==> inputs of cedar <==
==> flow/design.v <==
`timescale 1ns / 1ps
module uart_rx(
               input               clk          ,		 
               input               rst_n        ,	
               input               din          ,
               output  reg [7:0]    dout         ,		
               output  reg         dout_vld     
               );
parameter    	   BPS	  =	217;	 
reg   [14:0]        cnt0         ;
wire                add_cnt0     ;
wire                end_cnt0     ;
reg   [ 3:0]        cnt1         ;
wire                add_cnt1     ;
wire                end_cnt1     ;
reg                 rx0          ;	
reg                 rx1          ;	
reg                 rx2          ;	
wire                rx_en        ;
reg                 flag_add     ;
always @ (posedge clk or negedge rst_n) begin
	if(!rst_n) begin
		rx0 <= 1'b1;
        rx1 <= 1'b1;
        rx2 <= 1'b1;
	end
	else begin
		rx0 <= din;
        rx1 <= rx0;
        rx2 <= rx1;
	end
end
assign rx_en = rx2 & ~rx1;	
always @(posedge clk or negedge rst_n)begin
    if(!rst_n)begin
        cnt0 <= 0;
    end
    else if(add_cnt0)begin
        if(end_cnt0)
            cnt0 <= 0;
        else
            cnt0 <= cnt0 + 1;
    end
end
assign add_cnt0 = flag_add;
assign end_cnt0 = add_cnt0 && cnt0==BPS-1 ;
always @(posedge clk or negedge rst_n)begin 
    if(!rst_n)begin
        cnt1 <= 0;
    end
    else if(add_cnt1)begin
        if(end_cnt1)
            cnt1 <= 0;
        else
            cnt1 <= cnt1 + 1;
    end
end
assign add_cnt1 = end_cnt0;
assign end_cnt1 = add_cnt1 && cnt1==9-1 ;  
always @ (posedge clk or negedge rst_n)begin
	if(!rst_n) begin
		flag_add <= 1'b0;
	end
	else if(rx_en) begin		
		flag_add <= 1'b1;	
	end
    else if(end_cnt1) begin		
		flag_add <= 1'b0;	
	end
end
always @ (posedge clk or negedge rst_n)begin
	if(!rst_n) begin
		dout <= 8'd0;
	end
	else if(add_cnt0 && cnt0==BPS/2-1 && cnt1!=0) begin		 
	    dout[cnt1-1]<= rx2 ;
	end
end
always @ (posedge clk or negedge rst_n)begin
	if(!rst_n) begin
		dout_vld <= 1'b0;
	end
    else if(end_cnt1) begin		
		dout_vld <= 1'b1;	
	end
	else begin	
        dout_vld <= 1'b0;			
	end
end
endmodule
`timescale 1ns / 1ps
module uart_tx(
                 input             clk    ,			
                 input             rst_n  ,		
                 input [7:0]       din    ,
                 input             din_vld,	  
                 output reg        rdy    ,   
                 output reg        dout   
             );
parameter         BPS    = 217;
reg   [7:0]       tx_data_tmp;	
reg               flag_add   ;
reg   [14:0]      cnt0       ;
wire              add_cnt0   ;
wire              end_cnt0   ;
reg   [ 3:0]      cnt1       ;
wire              add_cnt1   ;
wire              end_cnt1   ;
wire  [ 9:0]      data       ;
always  @(posedge clk or negedge rst_n)begin
    if(rst_n==1'b0)begin
        flag_add <= 0;
    end
    else if(flag_add==0 && din_vld)begin
        flag_add <= 1;
    end
    else if(end_cnt1)begin
        flag_add <= 0;
    end
end
always @(posedge clk or negedge rst_n)begin
    if(!rst_n)begin
        cnt0 <= 0;
    end
    else if(add_cnt0)begin
        if(end_cnt0)
            cnt0 <= 0;
        else
            cnt0 <= cnt0 + 1;
    end
end
assign add_cnt0 = flag_add;
assign end_cnt0 = add_cnt0 && cnt0==BPS-1 ;
always @(posedge clk or negedge rst_n)begin 
    if(!rst_n)begin
        cnt1 <= 0;
    end
    else if(add_cnt1)begin
        if(end_cnt1)
            cnt1 <= 0;
        else
            cnt1 <= cnt1 + 1;
    end
end
assign add_cnt1 = end_cnt0;
assign end_cnt1 = add_cnt1 && cnt1==10-1 ;
always @ (posedge clk or negedge rst_n) begin
	if(!rst_n) begin
		tx_data_tmp <=8'd0;
	end
	else if(flag_add==1'b0 && din_vld) begin	
		tx_data_tmp <= din;	
	end
end
always @ (posedge clk or negedge rst_n) begin
	if(!rst_n) begin
		dout <= 1'b1;
	end
	else if(add_cnt0 && cnt0==1-1)begin
        dout<= data[cnt1];
    end 
end
assign  data = {1'b1,tx_data_tmp,1'b0};  
always  @(*)begin
    if(din_vld || flag_add)
        rdy = 1'b0;
    else
        rdy = 1'b1;
end
endmodule
module  uart_top(
								input  clk,
								input  rst_n,
								input  din,
								input sw8,
								output  reg  [23:0] pic_out,
								output  reg [16:0] addr,
								output  reg wr_ram,
								output  tx,
								output  reg pic_done,    
								output  reg  pic_download,    
								output  reg [7:0] rgb_led
								);
	wire   dout_vld;
	wire  [7:0] dout;
	reg [3:0] code_p;
	reg  [4:0]  cnt;
	reg  [3:0]  state;
	wire  [3:0]  code;
	wire [7:0]  temp;
	reg [23:0] pic_reg;
	parameter  monitor=0;   
	parameter  second=1 ;
	parameter  third=2 ;
	parameter   fouth=3;
	parameter   fiveth=4;
	parameter   sixth=5;
	parameter   send=6;
	parameter   stop=7;
	assign temp=(dout>8'd57)?(dout-8'd87):(dout-8'd48);
	assign code=temp[3:0];
	always  @ (posedge clk or negedge rst_n)
	    begin
			if  (!rst_n)
			   begin
			      state<=monitor;
				  wr_ram<=1;
				  pic_out<=0;
				  addr<=0;
				  pic_done<=0;
				  end
			else
	case (state)
	monitor:	begin
				   if (dout_vld)
						begin
						    wr_ram<=1;	
							pic_reg[23:20]<=code;
							state<=second;
							code_p<=code;
						end
				 else
				          state<=monitor;
					end
	second:	begin
					if (dout_vld)
							begin
								pic_reg[19:16]<=code;
								state<=third;
								rgb_led<={code_p,code};
							end
					else
							state<=second;
					end
		third:		begin
					if (dout_vld)
						begin
							pic_reg[15:12]<=code;
							state<=fouth;
							code_p<=code;
						end
					else
						state<=third;
					end
		fouth:		begin
					if (dout_vld)
						begin
							pic_reg[11:8]<=code;
							state<=fiveth;
							rgb_led<={code_p,code};
						end
					else
						state<=fouth;
					end
		fiveth:		begin
					if (dout_vld)
						begin
							pic_reg[7:4]<=code;
							state<=sixth;
							code_p<=code;
						end
					else
						state<=fiveth;
					end
        sixth:		begin
					if (dout_vld)
						begin
							pic_reg[3:0]<=code;
							state<=send;
							rgb_led<={code_p,code};
						end
					else
						state<=sixth;
					end
		send: 	 begin
						wr_ram<=0;
						pic_out<=pic_reg;
						if (addr<479)
							begin
								addr<=addr+1;								
								pic_done<=0;
								state<=monitor;
							end
			         else if (addr==479)
					        begin								 
							     addr<=0;		
								 pic_done<=1;
								 state<=stop;								
							end	 
						end
		stop:  begin
					if  (sw8==1)
					    state<=monitor;
					else
						begin
						state<=stop;
						end
				  end
		     endcase
		end
		always  @ (posedge  clk or negedge rst_n)
		    begin
				if (!rst_n)
					cnt<=0;
				else if (state==send)
				    cnt<=cnt+1;
			    else 
					cnt<=cnt;
			end
		always  @ (posedge  clk or negedge rst_n)
			begin
				if (!rst_n)
					pic_download<=1;
		   else if (cnt>=15)
					pic_download<=0;
			else
					pic_download<=1;
			end
		uart_rx #(.BPS(16)) uart_rx(
								.clk(clk),
								.rst_n(rst_n),
								.din(din),
								.dout(dout),
								.dout_vld(dout_vld)
								);
	   uart_tx #(.BPS(16)) uart_tx(
                              .clk(clk)    ,			
                              .rst_n(rst_n)  ,		
							  .din_vld(dout_vld)    ,
							  .din(dout),
							  .dout(tx),
							  .rdy()
							); 
		endmodule 
==> flow/run.sh <==
#!/bin/bash
# the make line also repeats each setting of config.mk as NAME=value (left out here)
make -C /OpenROAD-flow-scripts/flow DESIGN_CONFIG=/design/flow/config.mk WORK_HOME=/design/flow/orfs CLKGATE_MAP_FILE= finish
==> flow/config.mk <==
export PLATFORM = sky130hd
export DESIGN_NAME = uart_top
export DESIGN_NICKNAME = uart_top
export VERILOG_FILES = /design/flow/design.v
export SDC_FILE = /design/flow/constraint.sdc
export NUM_CORES = 4
export LEC_CHECK = 0
export ABC_AREA = 1
export CAP_MARGIN = 20
export CORE_ASPECT_RATIO = 1.95
export CORE_MARGIN = 2
export CORE_UTILIZATION = 72
export CTS_CLUSTER_SIZE = 94
export SLEW_MARGIN = 40
export TNS_END_PERCENT = 10
==> flow/constraint.sdc <==
create_clock -name core_clock -period 2.04 [get_ports {clk}]
set_input_delay 0.4080 -clock core_clock [delete_from_list [all_inputs] [get_ports {clk}]]
set_output_delay 0.4080 -clock core_clock [all_outputs]
set_load 0.01 [all_outputs]
==> inputs of juniper, as changes to cedar <==
Settings changed: CAP_MARGIN 20 to 15, CORE_ASPECT_RATIO 1.95 to not set, CTS_CLUSTER_DIAMETER set to 222, CTS_CLUSTER_SIZE 94 to 72, SETUP_SLACK_MARGIN set to 0.66, TNS_END_PERCENT 10 to not set.
==> flow/constraint.sdc (replaced) <==
create_clock -name core_clock -period 6.84 [get_ports {clk}]
set_input_delay 1.3680 -clock core_clock [delete_from_list [all_inputs] [get_ports {clk}]]
set_output_delay 1.3680 -clock core_clock [all_outputs]
set_load 0.01 [all_outputs]
==> inputs of pepper, as changes to cedar <==
Settings changed: ABC_AREA 1 to 0, CAP_MARGIN 20 to 35, CORE_ASPECT_RATIO 1.95 to not set, CORE_UTILIZATION 72 to 70, CTS_CLUSTER_SIZE 94 to 23, PLACE_DENSITY_LB_ADDON set to 0.0, SETUP_SLACK_MARGIN set to 0.6, SLEW_MARGIN 40 to 20, TNS_END_PERCENT 10 to not set.
==> inputs of amber, as changes to cedar <==
Settings changed: CAP_MARGIN 20 to 35, CORE_ASPECT_RATIO 1.95 to not set, CORE_UTILIZATION 72 to 70, CTS_CLUSTER_SIZE 94 to 23, SLEW_MARGIN 40 to 20, TNS_END_PERCENT 10 to not set.
==> results.txt <==
fresh numbers from the pnr run: status=timing/DRC/antenna clean, Layout Cells excl Fill=between 900 and 1,000, signal buffers share of area=a little under 7%, OpenROAD warning count=36, Nets at Floorplan=between 700 and 800, postcts setup bufs=0, Die W=103 um, required time worst endpoint=approximately 7.3 ns, clock network share of area=6.66%, worst r2r path cells=18, die height=103 um, CP Capture Point=uart_rx.dout[1]
the above is filed under juniper

==> results.txt <==
fresh numbers from the pnr run: status=failed layout checks, required time worst endpoint=around 2.4 ns, Setup WS post-layout=-0.739 ns, OpenROAD warning count=roughly 41, Die W=74.7 um, worst r2r path cells=16, final setup violation count=8, postcts setup bufs=1, Layout Check Failures=setup timing
the above is filed under cedar

==> results.txt <==
run metrics: Nets at Floorplan=~550, failing step=clock tree synthesis (4_1_cts), yosys stat cell total=between 500 and 600, Die W=just over 100 um, die height=between 100 and 150 um, status=stopped before the end, Synth area leader=dfrtp_1, Err=[ERROR DPL-0038] Utilization greater than 100%, impossible to legalize
the above is filed under pepper

==> results.txt <==
fresh numbers from the pnr run: status=failed layout checks, Layout Check Failures=hold timing, setup timing, worst r2r path cells=18, Nets at Floorplan=just under 800, Layout Cells excl Fill=just under 1,000, Fin Hold WS=-0.0239 ns, Setup WS post-layout=-0.788 ns, Fin. Hold Viols=36, Die W=around 100 um, required time worst endpoint=between 2 and 2.5 ns, signal buffers share of area=around 10%, postcts setup bufs=7, final setup violation count=27
the above is filed under amber


---

==> job 676 <==
// uart_top: RTL as listed in full above, without the edits since
clock: 3.02 ns
lec_check: 0
abc_area: 1
cap_margin: 0
core_margin: 2
core_utilization: 72
cts_cluster_diameter: 260
cts_cluster_size: 72
gpl_routability_driven: 1
gpl_timing_driven: 1
place_density: 0.61
setup_slack_margin: 0.22
slew_margin: 20
run.sh (not shown) runs the stock make flow with config.mk's settings and CLKGATE_MAP_FILE=.
==> inputs of job 4911, as changes to job 676 <==
- CAP_MARGIN: 0 -> 30
- CORE_UTILIZATION: 72 -> 68
==> flow/constraint.sdc (replaced) <==
create_clock -name core_clock -period 2.16 [get_ports {clk}]
set_input_delay 0.4320 -clock core_clock [delete_from_list [all_inputs] [get_ports {clk}]]
set_output_delay 0.4320 -clock core_clock [all_outputs]
set_load 0.01 [all_outputs]
==> results.py <==
# Auto-generated metrics
metrics = {
    "outcome": {
        "status": "timing/DRC/antenna clean",
    },
    "worst_setup_path": {
        "critPathBufInv": 3,
    },
    "detailed_routing": {
        "wl_met1_um": 5890,
    },
    "cells_and_area": {
        "fin_util": 0.882,
        "seq-cell-share": 0.478,
    },
    "power_and_ir_drop": {
        "seqPwrFrac": 0.387,
        "power_frac_clock": 0.385,
    },
    "place": {
        "place_congestion": 0.878,
    },
    "global_routing": {
        "grt_use_met2": 0.517,
    },
}
the above is filed under job 676

==> results.py <==
# Auto-generated metrics
metrics = {
    "power_and_ir_drop": {
        "seqPwrFrac": 0.348,
    },
    "worst_setup_path": {
        "critPathBufInv": 4,
    },
    "final_timing": {
        "setup_ws_ns": -0.663,
        "setup_viol": 8,
    },
    "outcome": {
        "status": "finished with violations",
        "so_faults": "setup timing",
    },
}
the above is filed under job 4911


---

==> run Z: inputs <==
Starts from the design.v that is shown in full above.
export LEC_CHECK = 0
export CAP_MARGIN = 20
export CORE_MARGIN = 2
export CORE_UTILIZATION = 40
export SLEW_MARGIN = 20
create_clock -name core_clock -period 10.0 [get_ports {clk}]
==> inputs of run B, as changes to run Z <==
--- a/flow/config.mk
+++ b/flow/config.mk
@@ -6,6 +6,15 @@
 export NUM_CORES = 4
 export LEC_CHECK = 0
 export CAP_MARGIN = 20
-export CORE_MARGIN = 2
-export CORE_UTILIZATION = 40
-export SLEW_MARGIN = 20
+export CELL_PAD_IN_SITES_DETAIL_PLACEMENT = 1
+export CELL_PAD_IN_SITES_GLOBAL_PLACEMENT = 1
+export CORE_ASPECT_RATIO = 1.5
+export CORE_MARGIN = 3
+export CORE_UTILIZATION = 43
+export CTS_CLUSTER_DIAMETER = 343
+export CTS_CLUSTER_SIZE = 60
+export GPL_ROUTABILITY_DRIVEN = 0
+export GPL_TIMING_DRIVEN = 0
+export HOLD_SLACK_MARGIN = 0.04
+export SETUP_SLACK_MARGIN = 1.72
+export SLEW_MARGIN = 5
==> inputs of run H, as changes to run Z <==
--- a/flow/config.mk
+++ b/flow/config.mk
@@ -5,7 +5,8 @@
 export SDC_FILE = /design/flow/constraint.sdc
 export NUM_CORES = 4
 export LEC_CHECK = 0
+export ABC_AREA = 1
 export CAP_MARGIN = 20
 export CORE_MARGIN = 2
-export CORE_UTILIZATION = 40
+export CORE_UTILIZATION = 72
 export SLEW_MARGIN = 20
==> flow/constraint.sdc (replaced) <==
create_clock -name core_clock -period 2.58 [get_ports {clk}]
set_input_delay 0.5160 -clock core_clock [delete_from_list [all_inputs] [get_ports {clk}]]
set_output_delay 0.5160 -clock core_clock [all_outputs]
set_load 0.01 [all_outputs]
==> inputs of run E, as changes to run Z <==
--- a/flow/config.mk
+++ b/flow/config.mk
@@ -5,7 +5,11 @@
 export SDC_FILE = /design/flow/constraint.sdc
 export NUM_CORES = 4
 export LEC_CHECK = 0
+export ABC_AREA = 1
 export CAP_MARGIN = 20
 export CORE_MARGIN = 2
-export CORE_UTILIZATION = 40
+export CORE_UTILIZATION = 70
+export CTS_CLUSTER_DIAMETER = 233
+export CTS_CLUSTER_SIZE = 23
+export SETUP_SLACK_MARGIN = 0.85
 export SLEW_MARGIN = 20
==> flow/constraint.sdc (replaced) <==
create_clock -name core_clock -period 2.93 [get_ports {clk}]
set_input_delay 0.5860 -clock core_clock [delete_from_list [all_inputs] [get_ports {clk}]]
set_output_delay 0.5860 -clock core_clock [all_outputs]
set_load 0.01 [all_outputs]
==> results <==
In critical path depth, run Z and run B do not differ.
Run E completed without violations. Run Z completed without violations. Run H finished but fails on setup timing. Run B completed with no timing, DRC or antenna violations.
Of run Z and run H, run H has the higher global-route usage (gap 17 points).
Final cell count is the same in run E and run H.
Of run B and run H, run B has the higher worst hold slack (gap 0.26 ns).
In synthesized cell count, run E and run H do not differ.
Fmax, highest first: run E, run H, run Z, run B.

---

==> inputs of xenon <==
// uart_top: RTL as listed in full above, without the edits since
clock: 5.91 ns
lec_check: 0
abc_area: 1
cap_margin: 15
core_margin: 2
core_utilization: 72
cts_cluster_diameter: 222
cts_cluster_size: 69
setup_slack_margin: -0.27
slew_margin: 20
==> fjord (differences from xenon) <==
Settings changed: ABC_AREA 1 to default, CAP_MARGIN 15 to 20, CORE_UTILIZATION 72 to 43, CTS_CLUSTER_DIAMETER 222 to default, CTS_CLUSTER_SIZE 69 to default, SETUP_SLACK_MARGIN -0.27 to default.
==> flow/constraint.sdc (replaced) <==
create_clock -name core_clock -period 3.68 [get_ports {clk}]
set_input_delay 0.7360 -clock core_clock [delete_from_list [all_inputs] [get_ports {clk}]]
set_output_delay 0.7360 -clock core_clock [all_outputs]
set_load 0.01 [all_outputs]
==> nickel (differences from xenon) <==
Settings changed: ABC_AREA 1 to default, CAP_MARGIN 15 to 20, CORE_UTILIZATION 72 to 40, CTS_CLUSTER_DIAMETER 222 to default, CTS_CLUSTER_SIZE 69 to default, SETUP_SLACK_MARGIN -0.27 to default.
==> flow/constraint.sdc (replaced) <==
create_clock -name core_clock -period 3.68 [get_ports {clk}]
set_input_delay 0.7360 -clock core_clock [delete_from_list [all_inputs] [get_ports {clk}]]
set_output_delay 0.7360 -clock core_clock [all_outputs]
set_load 0.01 [all_outputs]
==> yarrow (differences from xenon) <==
Settings changed: CAP_MARGIN 15 to 20, CTS_CLUSTER_DIAMETER 222 to 375, CTS_CLUSTER_SIZE 69 to 94, HOLD_SLACK_MARGIN from default to 0.3, PLACE_DENSITY from default to 0.36, SETUP_SLACK_MARGIN -0.27 to default, TNS_END_PERCENT from default to 10.
==> flow/constraint.sdc (replaced) <==
create_clock -name core_clock -period 2.04 [get_ports {clk}]
set_input_delay 0.4080 -clock core_clock [delete_from_list [all_inputs] [get_ports {clk}]]
set_output_delay 0.4080 -clock core_clock [all_outputs]
set_load 0.01 [all_outputs]
==> comparison <==
- Between xenon and yarrow, the lower register-to-register slack is in yarrow (gap 3.6 ns).
- Final area: yarrow is larger than xenon (5.5%).
- nickel finished clean. fjord ran to the end with no violations. yarrow completed and failed the layout checks on setup timing. xenon went through all stages and came out clean.
- Worst setup slack: yarrow < fjord < nickel < xenon.
- Sequential cell count is the same in fjord and yarrow.
- Against fjord, the first-iteration DRC count of nickel is lower by about 23%.
==> figures <==
| item | yarrow | nickel | xenon | fjord |
|---|---|---|---|---|
| Post-route worst setup slack | -0.6769 ns | 0.2049 ns | 2.950 ns | 0.1723 ns |
| Post-route design area | 8690 um^2 | 8026 um^2 | 8239 um^2 | 7996 um^2 |
| Clock buf/inv share | 6.062% | 7.373% | 6.864% | 7.213% |
| Row cnt | 36 | 47 | 36 | 45 |
| CP most frequent cell | nand2_2 | ha_1 | nand2_1 | ha_1 |
| Met3 WL post-DR | 1551 um | 435 um | 561 um | 369 um |
| Synth Seq Share | 57.61% | 60.73% | 57.61% | 60.73% |
| Post-placement worst setup slack | -0.5162 ns | 0.2002 ns | 2.698 ns | 0.1864 ns |
| Sequential share of power | 37.1% | 43.0% | 42.3% | 43.5% |
| Overall via count from detail_route | 5840 | 4152 | 5189 | 4115 |
| Outcome | failed layout checks | complete, no violations | complete, no violations | complete, no violations |
| Violated checks | setup timing | - | - | - |
Power and IR drop assume default switching activity.
